==> trial 13: inputs <==
==> flow/design.v <==
`timescale 1ns/10ps
module DFF(clk, rst, D, Q);
input clk, rst;
input [17:0] D;
output reg [17:0] Q;
always @(posedge clk or posedge rst) begin
	if (rst) begin
	    Q <= 18'd0;
	end
	else begin
		Q <= D;
	end
end
endmodule
module FA(in1, in2, out);
input signed [15:0] in1;
input signed [17:0] in2;
output signed [17:0] out;
assign out = in1 + in2;
endmodule
`timescale 1ns/10ps
module SRRC(clk, rst, en, Din, Dout);
input clk, rst, en;
input [1:0] Din;
output [17:0] Dout;
wire signed [15:0] din;
wire signed [15:0] m [0:32];
wire [17:0] q [0:31]; 
wire [17:0] sum [0:31];
assign din = {Din, 14'd0};
assign m[0] = ~((din >>> 7) + (din >>> 9) + (din >>> 11)) + 1;
assign m[1] = ~((din >>> 8) + (din >>> 11) + (din >>> 13)) + 1;
assign m[2] = (din >>> 6) - (din >>> 8) - (din >>> 11) + (din >>> 14);
assign m[3] = (din >>> 6) + (din >>> 10) - (din >>> 12) - (din >>> 14);
assign m[4] = (din >>> 9) + (din >>> 12);
assign m[5] = ~((din >>> 6) + (din >>> 10) + (din >>> 12)) + 1;
assign m[6] = ~((din >>> 6) - (din >>> 9) + (din >>> 11) + (din >>> 14)) + 1;
assign m[7] = (din >>> 6) + (din >>> 9) - (din >>> 11) - (din >>> 13);
assign m[8] = (din >>> 4) - (din >>> 6) - (din >>> 8) + (din >>> 11) + (din >>> 14);
assign m[9] = (din >>> 6) - (din >>> 10) - (din >>> 13);
assign m[10] = ~((din >>> 4) + (din >>> 6) - (din >>> 10) - (din >>> 13)) + 1;
assign m[11] = ~((din >>> 3) + (din >>> 5) + (din >>> 9)) + 1;
assign m[12] = ~((din >>> 3) - (din >>> 6) - (din >>> 8) + (din >>> 13)) + 1;
assign m[13] = (din >>> 3) + (din >>> 5) + (din >>> 9) + (din >>> 11) - (din >>> 13);
assign m[14] = (din >>> 1) + (din >>> 4) + (din >>> 6) + (din >>> 9) - (din >>> 12) - (din >>> 14);
assign m[15] = din - (din >>> 5) + (din >>> 7) - (din >>> 9) - (din >>> 11) - (din >>> 13);
assign m[16] = din + (din >>> 3) + (din >>> 7) + (din >>> 9) - (din >>> 11);
assign m[17] = din - (din >>> 5) + (din >>> 7) - (din >>> 9) - (din >>> 11) - (din >>> 13);
assign m[18] = (din >>> 1) + (din >>> 4) + (din >>> 6) + (din >>> 9) - (din >>> 12) - (din >>> 14);
assign m[19] = (din >>> 3) + (din >>> 5) + (din >>> 9) + (din >>> 11) - (din >>> 13);
assign m[20] = ~((din >>> 3) - (din >>> 6) - (din >>> 8) + (din >>> 13)) + 1;
assign m[21] = ~((din >>> 3) + (din >>> 5) + (din >>> 9)) + 1;
assign m[22] = ~((din >>> 4) + (din >>> 6) - (din >>> 10) - (din >>> 13)) + 1;
assign m[23] = (din >>> 6) - (din >>> 10) - (din >>> 13);
assign m[24] = (din >>> 4) - (din >>> 6) - (din >>> 8) + (din >>> 11) + (din >>> 14);
assign m[25] = (din >>> 6) + (din >>> 9) - (din >>> 11) - (din >>> 13);
assign m[26] = ~((din >>> 6) - (din >>> 9) + (din >>> 11) + (din >>> 14)) + 1;
assign m[27] = ~((din >>> 6) + (din >>> 10) + (din >>> 12)) + 1;
assign m[28] = (din >>> 9) + (din >>> 12);
assign m[29] = (din >>> 6) + (din >>> 10) - (din >>> 12) - (din >>> 14);
assign m[30] = (din >>> 6) - (din >>> 8) - (din >>> 11) + (din >>> 14);
assign m[31] = ~((din >>> 8) + (din >>> 11) + (din >>> 13)) + 1;
assign m[32] = ~((din >>> 7) + (din >>> 9) + (din >>> 11)) + 1;
DFF u_DFF0 (.clk(clk), .rst(rst), .D(sum[1]), .Q(q[0]));
DFF u_DFF1 (.clk(clk), .rst(rst), .D(sum[2]), .Q(q[1]));
DFF u_DFF2 (.clk(clk), .rst(rst), .D(sum[3]), .Q(q[2]));
DFF u_DFF3 (.clk(clk), .rst(rst), .D(sum[4]), .Q(q[3]));
DFF u_DFF4 (.clk(clk), .rst(rst), .D(sum[5]), .Q(q[4]));
DFF u_DFF5 (.clk(clk), .rst(rst), .D(sum[6]), .Q(q[5]));
DFF u_DFF6 (.clk(clk), .rst(rst), .D(sum[7]), .Q(q[6]));
DFF u_DFF7 (.clk(clk), .rst(rst), .D(sum[8]), .Q(q[7]));
DFF u_DFF8 (.clk(clk), .rst(rst), .D(sum[9]), .Q(q[8]));
DFF u_DFF9 (.clk(clk), .rst(rst), .D(sum[10]), .Q(q[9]));
DFF u_DFF10 (.clk(clk), .rst(rst), .D(sum[11]), .Q(q[10]));
DFF u_DFF11 (.clk(clk), .rst(rst), .D(sum[12]), .Q(q[11]));
DFF u_DFF12 (.clk(clk), .rst(rst), .D(sum[13]), .Q(q[12]));
DFF u_DFF13 (.clk(clk), .rst(rst), .D(sum[14]), .Q(q[13]));
DFF u_DFF14 (.clk(clk), .rst(rst), .D(sum[15]), .Q(q[14]));
DFF u_DFF15 (.clk(clk), .rst(rst), .D(sum[16]), .Q(q[15]));
DFF u_DFF16 (.clk(clk), .rst(rst), .D(sum[17]), .Q(q[16]));
DFF u_DFF17 (.clk(clk), .rst(rst), .D(sum[18]), .Q(q[17]));
DFF u_DFF18 (.clk(clk), .rst(rst), .D(sum[19]), .Q(q[18]));
DFF u_DFF19 (.clk(clk), .rst(rst), .D(sum[20]), .Q(q[19]));
DFF u_DFF20 (.clk(clk), .rst(rst), .D(sum[21]), .Q(q[20]));
DFF u_DFF21 (.clk(clk), .rst(rst), .D(sum[22]), .Q(q[21]));
DFF u_DFF22 (.clk(clk), .rst(rst), .D(sum[23]), .Q(q[22]));
DFF u_DFF23 (.clk(clk), .rst(rst), .D(sum[24]), .Q(q[23]));
DFF u_DFF24 (.clk(clk), .rst(rst), .D(sum[25]), .Q(q[24]));
DFF u_DFF25 (.clk(clk), .rst(rst), .D(sum[26]), .Q(q[25]));
DFF u_DFF26 (.clk(clk), .rst(rst), .D(sum[27]), .Q(q[26]));
DFF u_DFF27 (.clk(clk), .rst(rst), .D(sum[28]), .Q(q[27]));
DFF u_DFF28 (.clk(clk), .rst(rst), .D(sum[29]), .Q(q[28]));
DFF u_DFF29 (.clk(clk), .rst(rst), .D(sum[30]), .Q(q[29]));
DFF u_DFF30 (.clk(clk), .rst(rst), .D(sum[31]), .Q(q[30]));
DFF u_DFF31 (.clk(clk), .rst(rst), .D({m[32][15], m[32][15], m[32]}), .Q(q[31]));
FA u_FA0 (.in1(m[0]), .in2(q[0]), .out(sum[0]));
FA u_FA1 (.in1(m[1]), .in2(q[1]), .out(sum[1]));
FA u_FA2 (.in1(m[2]), .in2(q[2]), .out(sum[2]));
FA u_FA3 (.in1(m[3]), .in2(q[3]), .out(sum[3]));
FA u_FA4 (.in1(m[4]), .in2(q[4]), .out(sum[4]));
FA u_FA5 (.in1(m[5]), .in2(q[5]), .out(sum[5]));
FA u_FA6 (.in1(m[6]), .in2(q[6]), .out(sum[6]));
FA u_FA7 (.in1(m[7]), .in2(q[7]), .out(sum[7]));
FA u_FA8 (.in1(m[8]), .in2(q[8]), .out(sum[8]));
FA u_FA9 (.in1(m[9]), .in2(q[9]), .out(sum[9]));
FA u_FA10 (.in1(m[10]), .in2(q[10]), .out(sum[10]));
FA u_FA11 (.in1(m[11]), .in2(q[11]), .out(sum[11]));
FA u_FA12 (.in1(m[12]), .in2(q[12]), .out(sum[12]));
FA u_FA13 (.in1(m[13]), .in2(q[13]), .out(sum[13]));
FA u_FA14 (.in1(m[14]), .in2(q[14]), .out(sum[14]));
FA u_FA15 (.in1(m[15]), .in2(q[15]), .out(sum[15]));
FA u_FA16 (.in1(m[16]), .in2(q[16]), .out(sum[16]));
FA u_FA17 (.in1(m[17]), .in2(q[17]), .out(sum[17]));
FA u_FA18 (.in1(m[18]), .in2(q[18]), .out(sum[18]));
FA u_FA19 (.in1(m[19]), .in2(q[19]), .out(sum[19]));
FA u_FA20 (.in1(m[20]), .in2(q[20]), .out(sum[20]));
FA u_FA21 (.in1(m[21]), .in2(q[21]), .out(sum[21]));
FA u_FA22 (.in1(m[22]), .in2(q[22]), .out(sum[22]));
FA u_FA23 (.in1(m[23]), .in2(q[23]), .out(sum[23]));
FA u_FA24 (.in1(m[24]), .in2(q[24]), .out(sum[24]));
FA u_FA25 (.in1(m[25]), .in2(q[25]), .out(sum[25]));
FA u_FA26 (.in1(m[26]), .in2(q[26]), .out(sum[26]));
FA u_FA27 (.in1(m[27]), .in2(q[27]), .out(sum[27]));
FA u_FA28 (.in1(m[28]), .in2(q[28]), .out(sum[28]));
FA u_FA29 (.in1(m[29]), .in2(q[29]), .out(sum[29]));
FA u_FA30 (.in1(m[30]), .in2(q[30]), .out(sum[30]));
FA u_FA31 (.in1(m[31]), .in2(q[31]), .out(sum[31]));
assign Dout = sum[0];
endmodule
module USI(clk, rst, en, lf_in, hf_out);
input clk, rst, en;
input [1:0] lf_in;
output reg [1:0] hf_out;
reg [1:0] switch;
always @(posedge clk or posedge rst) begin
	if (rst) begin
	    switch <= 2'd0;
	end
	else if(en) begin
		if(switch == 2'd3) begin
			switch <= 2'd0;
		end
		else begin
			switch <= switch + 2'd1;
		end
	end
	else begin
		switch <= switch;
	end
end
always @(posedge clk or posedge rst) begin
 	if (rst) begin
 	    hf_out <= 2'd0;
 	end
 	else if(en) begin
 		if(switch == 2'd2) begin
 			hf_out <= lf_in;
 		end
 		else begin
 			hf_out <= 2'd0;
 		end
 	end
 	else begin
 		hf_out <= hf_out;
 	end
 end 
endmodule
module SM(clk, rst, en, Din, I, Q);
input clk, rst, en;
input [1:0] Din;
output reg [1:0] I;
output reg [1:0] Q;
always @(posedge clk or posedge rst) begin
      if (rst) begin
          I <= 2'b00;
          Q <= 2'b00; 
      end
      else if(en) begin
            case(Din)
             0: begin
                  I <= 2'b01;
                  Q <= 2'b01;
             end
             1: begin
                  I <= 2'b01;
                  Q <= 2'b11;
             end
             2: begin
                  I <= 2'b11;
                  Q <= 2'b01;
             end
             3: begin
                  I <= 2'b11;
                  Q <= 2'b11;
             end
             default : begin
                  I <= I;
                  Q <= Q;
             end
            endcase
      end
      else begin
            I <= I;
            Q <= Q;
      end
end
endmodule
module SPC(clk, rst, en, Din, OUT);
input clk, rst, en;
input Din;
output reg [1:0] OUT;
reg swap;
always @(posedge clk or posedge rst) begin
	if (rst) begin
	    swap <= 1'd0;
	end
	else if(en) begin
		swap <= ~swap;
	end
	else begin
		swap <= swap;
	end
end
always @(posedge clk or posedge rst) begin
	if (rst) begin
	    OUT <= 2'd0;
	end
	else if(en) begin
		if(!swap) OUT[0] <= Din;
		else OUT <= (OUT << 1) | Din;
	end
	else begin
		OUT <= OUT;
	end
end
endmodule
`timescale 1ns/10ps
module QAM(clk, rst, en, Din, IFout);
input clk, rst, en;
input Din;
output reg signed [17:0] IFout;
wire [1:0] spc_out;
wire [1:0] sm_i;
wire [1:0] sm_q;
wire [1:0] lf_i;
wire [1:0] lf_q;
wire [1:0] usi_i;
wire [1:0] usi_q;
wire signed [17:0] srrc_i;
wire signed [17:0] srrc_q;
wire en0;
wire en1;
wire en2;
wire en3;
reg sm_ctrl;
reg [3:0] usi_ctrl;
reg [1:0] mix_cnt;
reg sync_i0, sync_i1, sync_q0, sync_q1;
reg ce2;
always @(posedge clk or posedge rst) begin
	if (rst) begin
	    ce2 <= 1'd0;
	end
	else begin
		ce2 <= ~ce2;
	end
end
assign en0 = en & ce2;
always @(posedge clk or posedge rst) begin
	if (rst) begin
	    sync_i0 <= 1'd0;
	    sync_q0 <= 1'd0; 
	end
	else begin
		sync_i0 <= sm_i[1];
		sync_q0 <= sm_q[1];
	end
end
always @(posedge clk or posedge rst) begin
	if (rst) begin
	    sync_i1 <= 1'd0;
	    sync_q1 <= 1'd0;
	end
	else begin
		sync_i1 <= sync_i0;
		sync_q1 <= sync_q0;
	end
end
always @(posedge clk or posedge rst) begin
	if (rst) begin
	    sm_ctrl <= 1'd0;
	end
	else if (ce2) begin
		sm_ctrl <= ~sm_ctrl;
	end
end
assign en1 = (sm_ctrl & ce2) ? 1'd1 : 1'd0;
always @(posedge clk or posedge rst) begin
	if (rst) begin
	    usi_ctrl <= 1'd0;
	end
	else if(en) begin
		if(usi_ctrl == 4'd8) usi_ctrl <= usi_ctrl;
		else usi_ctrl <= usi_ctrl + 4'd1;
	end
end
assign en2 = (usi_ctrl == 4'd8) ? 1'd1 : 1'd0;
assign en3 = 1'd1;
assign lf_i = {sync_i1, 1'd1};
assign lf_q = {sync_q1, 1'd1};
SPC u_SPC(.clk(clk),
	      .rst(rst),
	      .en(en0),
	      .Din(Din),
	      .OUT(spc_out)
	      );
SM u_SM(.clk(clk),
	    .rst(rst),
	    .en(en1),
	    .Din(spc_out),
	    .I(sm_i),
	    .Q(sm_q)
	    );
USI u_USI_i(.clk(clk),
	        .rst(rst),
	        .en(en2),
	        .lf_in(lf_i),
	        .hf_out(usi_i)
	        );
USI u_USI_q(.clk(clk),
	        .rst(rst),
	        .en(en2),
	        .lf_in(lf_q),
	        .hf_out(usi_q)
	        );
SRRC u_SRRC_i(.clk(clk),
	          .rst(rst),
	          .en(en3),
	          .Din(usi_i),
	          .Dout(srrc_i)
	          );
SRRC u_SRRC_q(.clk(clk),
	          .rst(rst),
	          .en(en3),
	          .Din(usi_q),
	          .Dout(srrc_q)
	          );
always @(posedge clk or posedge rst) begin
	if (rst) begin
	    mix_cnt <= 2'd0;
	end
	else if(en) begin
		if (mix_cnt == 2'd3) begin
			mix_cnt <= 2'd0;
		end
		else begin
			mix_cnt <= mix_cnt + 2'd1;
		end
	end
	else begin
		mix_cnt <= mix_cnt;
	end
end
always @(posedge clk or posedge rst) begin
	if (rst) begin
	    IFout <= 18'd0;
	end
	else if(en2) begin
		case(mix_cnt)
             3: begin
             	IFout <= srrc_i;
             end
             0: begin
             	IFout <= ~(srrc_q) + 18'd1;
             end
             1: begin
             	IFout <= ~(srrc_i) + 18'd1;
             end
             2: begin
             	IFout <= srrc_q;
             end
             default: begin
             	IFout <= IFout;
             end
		endcase
	end
	else begin
		IFout <= IFout;
	end
end
endmodule
==> flow/run.sh <==
#!/bin/bash
# the make line also repeats each setting of config.mk as NAME=value (left out here)
make -C /OpenROAD-flow-scripts/flow DESIGN_CONFIG=/design/flow/config.mk WORK_HOME=/design/flow/orfs CLKGATE_MAP_FILE= finish
==> flow/config.mk <==
export PLATFORM = sky130hd
export DESIGN_NAME = QAM
export DESIGN_NICKNAME = QAM
export VERILOG_FILES = /design/flow/design.v
export SDC_FILE = /design/flow/constraint.sdc
export NUM_CORES = 4
export LEC_CHECK = 0
export CAP_MARGIN = 10
export CORE_MARGIN = 2
export CORE_UTILIZATION = 44
export CTS_CLUSTER_SIZE = 42
export GPL_ROUTABILITY_DRIVEN = 1
export MAX_ROUTING_LAYER = met4
export PLACE_DENSITY = 0.91
export SETUP_SLACK_MARGIN = -0.13
export SLEW_MARGIN = 20
==> flow/constraint.sdc <==
create_clock -name core_clock -period 4.74 [get_ports {clk}]
set_input_delay 0.9480 -clock core_clock [delete_from_list [all_inputs] [get_ports {clk}]]
set_output_delay 0.9480 -clock core_clock [all_outputs]
set_load 0.01 [all_outputs]
==> build 63: changes against trial 13 <==
==> flow/config.mk (replaced) <==
export PLATFORM = sky130hd
export DESIGN_NAME = QAM
export DESIGN_NICKNAME = QAM
export VERILOG_FILES = /design/flow/design.v
export SDC_FILE = /design/flow/constraint.sdc
export NUM_CORES = 4
export LEC_CHECK = 0
export CAP_MARGIN = 20
export CORE_MARGIN = 9
export CORE_UTILIZATION = 40
export CTS_CLUSTER_DIAMETER = 228
export GPL_ROUTABILITY_DRIVEN = 0
export MAX_ROUTING_LAYER = met4
export SLEW_MARGIN = 20
==> flow/constraint.sdc (replaced) <==
create_clock -name core_clock -period 7.66 [get_ports {clk}]
set_input_delay 1.5320 -clock core_clock [delete_from_list [all_inputs] [get_ports {clk}]]
set_output_delay 1.5320 -clock core_clock [all_outputs]
set_load 0.01 [all_outputs]
==> build 59: changes against trial 13 <==
==> flow/config.mk (replaced) <==
export PLATFORM = sky130hd
export DESIGN_NAME = QAM
export DESIGN_NICKNAME = QAM
export VERILOG_FILES = /design/flow/design.v
export SDC_FILE = /design/flow/constraint.sdc
export NUM_CORES = 4
export LEC_CHECK = 0
export CAP_MARGIN = 20
export CORE_MARGIN = 2
export CORE_UTILIZATION = 40
export SLEW_MARGIN = 20
==> flow/constraint.sdc (replaced) <==
create_clock -name core_clock -period 5.0 [get_ports {clk}]
set_input_delay 1.0000 -clock core_clock [delete_from_list [all_inputs] [get_ports {clk}]]
set_output_delay 1.0000 -clock core_clock [all_outputs]
set_load 0.01 [all_outputs]
==> results <==
- Build 59 passed the timing, DRC and antenna checks. Build 63 finished with timing, DRC and antenna clean. Trial 13 completed with no timing, DRC or antenna violations.
- Fmax: build 59 is higher than build 63 (16%).
- First-iteration DRC count: build 59 < build 63 < trial 13.
- Via count is about the same in build 63 and build 59.
- The lowest critical path depth belongs to trial 13, the highest to build 63.
